==> job 8592: inputs <==
==> flow/design.v <==
module fp1(sig1, sig2, exp1, exp2, sign1, sign2, signew, expnew, signnew);
input wire [10:0] sig1, sig2; 
input wire [3:0] exp1, exp2;
input wire sign1, sign2;
output wire [21:0] signew;
output wire [4:0] expnew;
output wire signnew;
assign expnew = exp1 + exp2 - 3'b111;
assign signew = sig1 * sig2;
assign signnew = sign1 ^ sign2;
endmodule
module fp2(sig, exp, sign, fp_result, under, over);
input wire [21:0] sig;
input wire [4:0] exp;
input wire sign;
output wire [15:0] fp_result;
output wire under, over;
reg [21:0] tempsig;
reg [4:0] tempexp;
reg underflow;
reg overflow;
always @(*)
begin
	if(sig[20]==1'b0)
		begin
			tempsig = sig >> 1;
			tempexp = exp + 1'b1;
		end
	else 
		begin
			tempsig = sig;
			tempexp = exp;
		end
	if (tempexp > 5'd24) underflow = 1'b1;
	else underflow = 1'b0;
	if (tempexp[4]==1) overflow = 1'b1;
	else overflow =1'b0;
end
assign fp_result = {sign, tempexp[3:0], tempsig[19:9] };
assign under = underflow;
assign over = overflow;
endmodule
module fp_mul(clk, op1, op2, result, under, over);
input wire clk;
input wire [15:0] op1, op2;
output reg [15:0] result;
output reg under, over;
reg [15:0] op1reg, op2reg;
wire [21:0] signew;
wire [4:0] expnew;
wire signnew;
wire [15:0] fp_result;
wire fp_under, fp_over;
always @(posedge clk)
begin
	op1reg <= op1;
	op2reg <= op2;
	result <= fp_result;
	under <= fp_under;
	over <= fp_over;
end
fp1 stage1(.sig1(op1reg[10:0]), .sig2(op2reg[10:0]), .exp1(op1reg[14:11]), .exp2(op2reg[14:11]),
	.sign1(op1reg[15]), .sign2(op2reg[15]), .signew(signew), .expnew(expnew), .signnew(signnew));
fp2 stage2(.sig(signew), .exp(expnew), .sign(signnew), .fp_result(fp_result), .under(fp_under), .over(fp_over));
endmodule
==> flow/run.sh <==
#!/bin/bash
# the make line also repeats each setting of config.mk as NAME=value (left out here)
make -C /OpenROAD-flow-scripts/flow DESIGN_CONFIG=/design/flow/config.mk WORK_HOME=/design/flow/orfs CLKGATE_MAP_FILE= finish
==> flow/config.mk <==
export PLATFORM = sky130hd
export DESIGN_NAME = fp_mul
export DESIGN_NICKNAME = fp_mul
export VERILOG_FILES = /design/flow/design.v
export SDC_FILE = /design/flow/constraint.sdc
export NUM_CORES = 4
export LEC_CHECK = 0
export ABC_AREA = 1
export CAP_MARGIN = 0
export CELL_PAD_IN_SITES_DETAIL_PLACEMENT = 0
export CORE_ASPECT_RATIO = 0.83
export CORE_MARGIN = 2
export CORE_UTILIZATION = 71
export CTS_CLUSTER_DIAMETER = 46
export CTS_CLUSTER_SIZE = 73
export SETUP_SLACK_MARGIN = 0.61
export SLEW_MARGIN = 35
export TNS_END_PERCENT = 70
==> flow/constraint.sdc <==
create_clock -name core_clock -period 5.04 [get_ports {clk}]
set_input_delay 1.0080 -clock core_clock [delete_from_list [all_inputs] [get_ports {clk}]]
set_output_delay 1.0080 -clock core_clock [all_outputs]
set_load 0.01 [all_outputs]
==> job 4985 (differences from job 8592) <==
- CAP_MARGIN: 0 -> 20
- CELL_PAD_IN_SITES_DETAIL_PLACEMENT: 0 -> unset
- CORE_ASPECT_RATIO: 0.83 -> unset
- CORE_UTILIZATION: 71 -> 72
- CTS_CLUSTER_DIAMETER: 46 -> unset
- CTS_CLUSTER_SIZE: 73 -> 100
- SETUP_SLACK_MARGIN: 0.61 -> unset
- SLEW_MARGIN: 35 -> 20
- TNS_END_PERCENT: 70 -> unset
==> flow/constraint.sdc (replaced) <==
create_clock -name core_clock -period 4.82 [get_ports {clk}]
set_input_delay 0.9640 -clock core_clock [delete_from_list [all_inputs] [get_ports {clk}]]
set_output_delay 0.9640 -clock core_clock [all_outputs]
set_load 0.01 [all_outputs]
==> results <==
metric                                                          job 4985                  job 8592
Post-cts sizing count                                                 42                        87
Width of the die                                                93.25 um                  102.7 um
Placeable core region                                           7727 um2                  7729 um2
Cell area after synthesis                                       5736 um2                  5736 um2
Area enclosed by the die boundary                               8696 um2                  8817 um2
Placed cell area                                                6623 um2                  6442 um2
# rows                                                                32                        29
Count of hold-fix buffers inserted at cts                              0                         0
Vertical die dimension                                          93.25 um                  85.89 um
Cell count after placement                                           923                       893
Post-CTS setup buffers                                                 3                        50
Nets in the synthesized netlist                                      923                       923
Number of synthesized flops with an enable pin                         0                         0
Run status                                      finished with violations    stopped before the end
Stage where the flow stopped                                           -  global routing (5_1_grt)
Layout check failures                               negative setup slack                         -
Yosys Chip Area                                                 5736 um2                  5736 um2
I/O pin cnt                                                           51                        51
DP HPWL                                                         12250 um                  11000 um
Mean cell area of the mapped netlist                           7.658 um2                 7.658 um2
Placer's final routability congestion estimate                    0.9240                    0.9441
Post-synthesis cell type count                                        34                        34
Number of buffers on the longest clock path                            2                         2
Initial Utilization                                               74.22%                    74.21%
Area fraction in and, or, nand and nor cells                      20.31%                    20.31%
Most frequent cell after synthesis              sky130_fd_sc_hd__nand2_1  sky130_fd_sc_hd__nand2_1
Pre-CTS worst setup slack                                     -0.1981 ns                0.02510 ns


==> inputs of 09-11 <==
RTL: the design.v shown in full above, as it stands there.
make LEC_CHECK=0 ABC_AREA=1 CAP_MARGIN=20 CORE_ASPECT_RATIO=1.84 CORE_MARGIN=2 CORE_UTILIZATION=40 CTS_CLUSTER_DIAMETER=347 CTS_CLUSTER_SIZE=20 HOLD_SLACK_MARGIN=-0.07 SETUP_SLACK_MARGIN=-0.21 SLEW_MARGIN=20 finish   # period 5.3 ns
run.sh (not shown) runs the stock make flow with config.mk's settings and CLKGATE_MAP_FILE=.
==> 02-01 (differences from 09-11) <==
==> flow/config.mk (replaced) <==
export PLATFORM = sky130hd
export DESIGN_NAME = fp_mul
export DESIGN_NICKNAME = fp_mul
export VERILOG_FILES = /design/flow/design.v
export SDC_FILE = /design/flow/constraint.sdc
export NUM_CORES = 4
export LEC_CHECK = 0
export CAP_MARGIN = 5
export CORE_MARGIN = 2
export CORE_UTILIZATION = 68
export PLACE_DENSITY = 0.67
export SETUP_SLACK_MARGIN = 1.02
export SLEW_MARGIN = 20
==> flow/constraint.sdc (replaced) <==
create_clock -name core_clock -period 3.9 [get_ports {clk}]
set_input_delay 0.7800 -clock core_clock [delete_from_list [all_inputs] [get_ports {clk}]]
set_output_delay 0.7800 -clock core_clock [all_outputs]
set_load 0.01 [all_outputs]
==> comparison table <==
	02-01	09-11
Cell area after technology mapping	5370 um^2	5740 um^2
Mapped Nets	740	923
Mux share of post-synthesis cell area	1.05%	0%
Chip area line of the yosys report	5370 um^2	5740 um^2
RePlAce Congestion	0.893	0.862
Run status	did not finish	timing/DRC/antenna clean
Stage where the flow stopped	global routing	-
Detailed Place HPWL	10.6 mm	11.5 mm
Portion of the post-synthesis area used by sequential elements	18.6%	17.5%
Area fraction in compound gates after synthesis	8.32%	3.90%
Number of cells after detailed placement	772	984
Setup slack after placement	-1.37 ns	0.0810 ns
Die width	92.9 um	92.3 um
Buffers inserted during post-CTS setup optimization	15	0
Row cnt	32	59
Ys cells	566	749
Clock Tree Root	clkbuf_8	clkbuf_16
Post-CTS resize count	63	0


==> v5: inputs <==
Starts from the design.v that is shown in full above.
Settings: LEC_CHECK=0, ABC_AREA=1, CAP_MARGIN=20, CELL_PAD_IN_SITES_DETAIL_PLACEMENT=0, CORE_ASPECT_RATIO=0.83, CORE_MARGIN=10, CORE_UTILIZATION=39, CTS_CLUSTER_DIAMETER=300, CTS_CLUSTER_SIZE=99, SETUP_SLACK_MARGIN=-0.25, SLEW_MARGIN=35, TNS_END_PERCENT=70; clock period 5.04 ns.
==> v28: changes against v5 <==
==> flow/config.mk (replaced) <==
export PLATFORM = sky130hd
export DESIGN_NAME = fp_mul
export DESIGN_NICKNAME = fp_mul
export VERILOG_FILES = /design/flow/design.v
export SDC_FILE = /design/flow/constraint.sdc
export NUM_CORES = 4
export LEC_CHECK = 0
export CAP_MARGIN = 20
export CORE_MARGIN = 2
export CORE_UTILIZATION = 40
export SLEW_MARGIN = 20
==> flow/constraint.sdc (replaced) <==
create_clock -name core_clock -period 5.3 [get_ports {clk}]
set_input_delay 1.0600 -clock core_clock [delete_from_list [all_inputs] [get_ports {clk}]]
set_output_delay 1.0600 -clock core_clock [all_outputs]
set_load 0.01 [all_outputs]
==> metrics.cfg <==
[run_status]
status = finished clean

[yosys]
synthSimpleGateAreaFrac_pct = 20.3
top_cell = nand2_1
synthDistinctLibCells = 34

[pwr]
powerComb_uw = 2760
swShare_pct = 50.0

[final_layout]
nonClkBufAreaFrac_pct = 10.9
clkCellAreaFrac_pct = 2.39
fin_nets = 986
inv_count = 201

[route]
wl_microns = 12200

[placed_design]
place_area_sq_um = 6600

Source of the figures above: v5

==> metrics.cfg <==
[placed_design]
place_area_sq_um = 6330

[pwr]
powerComb_uw = 2770

[final_layout]
comb_area_sq_um = 3980
fin_nets = 823
finish.utilization_pct = 50.9
clkCellAreaFrac_pct = 2.07
inv_count = 110
nonClkBufAreaFrac_pct = 13.3

[run_status]
status = finished clean

[timing]
hold_ws_ns = 0.425

[die]
dieArea_sq_um = 14400

[yosys]
top_cell = inv_1
synthSimpleGateAreaFrac_pct = 15.5

[route]
wl_microns = 11600

[cts]
clk_pin_slew_worst_paths_ns = 0.08

Source of the figures above: v28



==> trial 14 <==
Starts from the design.v that is shown in full above.
clock: 5.04 ns
lec_check: 0
abc_area: 1
cap_margin: 30
cell_pad_in_sites_detail_placement: 0
cell_pad_in_sites_global_placement: 3
core_aspect_ratio: 1.6
core_margin: 6
core_utilization: 60
cts_cluster_diameter: 226
cts_cluster_size: 99
gpl_timing_driven: 1
place_density_lb_addon: 0.22
setup_slack_margin: 0.54
slew_margin: 35
tns_end_percent: 70
==> inputs of build 50, as changes to trial 14 <==
ABC_AREA = unset   (was 1)
CAP_MARGIN = 20   (was 30)
CELL_PAD_IN_SITES_DETAIL_PLACEMENT = unset   (was 0)
CELL_PAD_IN_SITES_GLOBAL_PLACEMENT = unset   (was 3)
CORE_ASPECT_RATIO = unset   (was 1.6)
CORE_MARGIN = 2   (was 6)
CORE_UTILIZATION = 58   (was 60)
CTS_CLUSTER_DIAMETER = unset   (was 226)
CTS_CLUSTER_SIZE = unset   (was 99)
GPL_TIMING_DRIVEN = unset   (was 1)
PLACE_DENSITY_LB_ADDON = unset   (was 0.22)
SETUP_SLACK_MARGIN = 1.02   (was 0.54)
SLEW_MARGIN = 20   (was 35)
TNS_END_PERCENT = unset   (was 70)
==> flow/constraint.sdc (replaced) <==
create_clock -name core_clock -period 3.9 [get_ports {clk}]
set_input_delay 0.7800 -clock core_clock [delete_from_list [all_inputs] [get_ports {clk}]]
set_output_delay 0.7800 -clock core_clock [all_outputs]
set_load 0.01 [all_outputs]
==> inputs of trial 23, as changes to trial 14 <==
CAP_MARGIN = 20   (was 30)
CELL_PAD_IN_SITES_GLOBAL_PLACEMENT = unset   (was 3)
CORE_ASPECT_RATIO = 0.83   (was 1.6)
CORE_MARGIN = 10   (was 6)
CORE_UTILIZATION = 63   (was 60)
CTS_CLUSTER_DIAMETER = 300   (was 226)
GPL_TIMING_DRIVEN = unset   (was 1)
PLACE_DENSITY_LB_ADDON = unset   (was 0.22)
SETUP_SLACK_MARGIN = -0.25   (was 0.54)
==> notes <==
- Trial 14 ended with an error in 3_1_place_gp_skip_io. Trial 23 completed with no timing, DRC or antenna violations. Build 50 reached the layout checks and failed them: setup timing.
- Of build 50 and trial 23, build 50 has the higher combinational power (gap 72%, measured against trial 23).
- Utilization: build 50 is higher than trial 23 (5.3 points).
- Sequential cell count is the same in build 50 and trial 23.
- Global-route usage: build 50 is higher than trial 23 (6.7 points).
- Between trial 23 and build 50, the lower non-clock buffer count is in trial 23 (gap 76).
- Area after synthesis is the same in trial 23 and trial 14.
- In trial 23 the sequential share of layout area is higher than in build 50, by 1.2 points.
- Of build 50 and trial 23, build 50 has the higher design area (gap about 11%, measured against trial 23).
==> figures <==
| metric | trial 23 | build 50 | trial 14 |
|---|---|---|---|
| FA/HA/MAJ Cells, Area Fraction | 0.411 | 0.439 | 0.411 |
| Fin Hold WS | 0.431 ns | 0.431 ns | - |
| Largest fanout on the critical path | 8 | 6 | - |
| Result of the run | timing/DRC/antenna clean | failed layout checks | aborted with a tool error |
| Stage where the flow stopped | - | - | 3_1_place_gp_skip_io |
| Reasons for failing layout checks | - | setup timing | - |
| Cell total after placement | 915 | 787 | - |
| Class of the tightest hold or removal check | reg -> reg | reg -> reg | - |
| Power attributed to sequential cells | 0.000545 W | 0.000692 W | - |
| Pre-CTS setup slack | -0.00876 ns | -1.35 ns | - |
| Floorplan die area | 13300 um^2 | 10000 um^2 | 12100 um^2 |
| Total setup buffers inserted after CTS | 0 | 11 | - |
| Power dissipated in the clock network | 0.000317 W | 0.000407 W | - |
| Utilization of the core after routing | 0.752 | 0.805 | - |
| Worst R2R Setup Slack | 0.08 ns | -1.14 ns | - |
| Delay of the slowest cell on the worst path | 0.56 ns | 0.57 ns | - |
| Dominant kind of cell by area | logic gates | logic gates | - |
| Static Leakage | 3.92 nW | 3.57 nW | - |
| Global routing met2 resource utilization | 0.356 | 0.489 | - |


==> inputs of lagoon <==
Starts from the design.v that is shown in full above.
clock: 7.58 ns
lec_check: 0
cap_margin: 20
cell_pad_in_sites_detail_placement: 1
cell_pad_in_sites_global_placement: 2
core_aspect_ratio: 0.89
core_margin: 6
core_utilization: 59
gpl_timing_driven: 0
max_routing_layer: met5
min_routing_layer: met2
place_density: 0.55
setup_slack_margin: 0.26
slew_margin: 20
tns_end_percent: 95
==> pepper: changes against lagoon <==
- ABC_AREA: unset -> 1
- CELL_PAD_IN_SITES_DETAIL_PLACEMENT: 1 -> unset
- CELL_PAD_IN_SITES_GLOBAL_PLACEMENT: 2 -> unset
- CORE_ASPECT_RATIO: 0.89 -> 0.5
- CORE_MARGIN: 6 -> 10
- CORE_UTILIZATION: 59 -> 53
- CTS_CLUSTER_DIAMETER: unset -> 347
- CTS_CLUSTER_SIZE: unset -> 98
- GPL_TIMING_DRIVEN: 0 -> unset
- HOLD_SLACK_MARGIN: unset -> -0.07
- MAX_ROUTING_LAYER: met5 -> unset
- MIN_ROUTING_LAYER: met2 -> unset
- PLACE_DENSITY: 0.55 -> unset
- SETUP_SLACK_MARGIN: 0.26 -> -0.21
- TNS_END_PERCENT: 95 -> unset
==> flow/constraint.sdc (replaced) <==
create_clock -name core_clock -period 5.3 [get_ports {clk}]
set_input_delay 1.0600 -clock core_clock [delete_from_list [all_inputs] [get_ports {clk}]]
set_output_delay 1.0600 -clock core_clock [all_outputs]
set_load 0.01 [all_outputs]
==> fjord: changes against lagoon <==
- CELL_PAD_IN_SITES_DETAIL_PLACEMENT: 1 -> unset
- CELL_PAD_IN_SITES_GLOBAL_PLACEMENT: 2 -> unset
- CORE_ASPECT_RATIO: 0.89 -> unset
- CORE_MARGIN: 6 -> 2
- CORE_UTILIZATION: 59 -> 70
- CTS_CLUSTER_SIZE: unset -> 34
- GPL_TIMING_DRIVEN: 0 -> unset
- MAX_ROUTING_LAYER: met5 -> unset
- MIN_ROUTING_LAYER: met2 -> unset
- PLACE_DENSITY: 0.55 -> 0.64
- SETUP_SLACK_MARGIN: 0.26 -> 1.02
- TNS_END_PERCENT: 95 -> unset
==> flow/constraint.sdc (replaced) <==
create_clock -name core_clock -period 3.9 [get_ports {clk}]
set_input_delay 0.7800 -clock core_clock [delete_from_list [all_inputs] [get_ports {clk}]]
set_output_delay 0.7800 -clock core_clock [all_outputs]
set_load 0.01 [all_outputs]
==> notes <==
Synthesized cell count: pepper is larger than fjord (about 32%).
Against fjord, the synthesized area of pepper is larger by 6.8%.
pepper finished with timing, DRC and antenna clean. lagoon died in 3_1_place_gp_skip_io. fjord stopped in 5_1_grt.
Die size: lagoon is higher than fjord (about 38%).
==> figures <==
	fjord	lagoon	pepper
Die Outline Area	8390 um2	11500 um2	15600 um2
Total placed cells including tap cells	763	-	936
Number of buffers created by CTS	5	-	5
Starting density of the core	73.3%	61.5%	55.3%
Distinct cells, synth	53	53	34
Longest Clk Path Bufs	2	-	2
Count of standard-cell rows	31	32	26
Seq share, synth	18.6%	18.6%	17.5%
Simple-Gate Area Share	15.5%	15.5%	20.3%
Routability cong.	0.870	-	0.879
Multiplexer area fraction after synthesis	1.05%	1.05%	0%
Number of buffers inserted by hold repair at cts	0	-	0
Outcome	aborted with a tool error	aborted with a tool error	timing/DRC/antenna clean
Last stage reached	5_1_grt	3_1_place_gp_skip_io	-
Syn_nets	740	740	923
I/O Pins	51	-	51
No activity file was given, so power comes from the tool's default toggle rates.
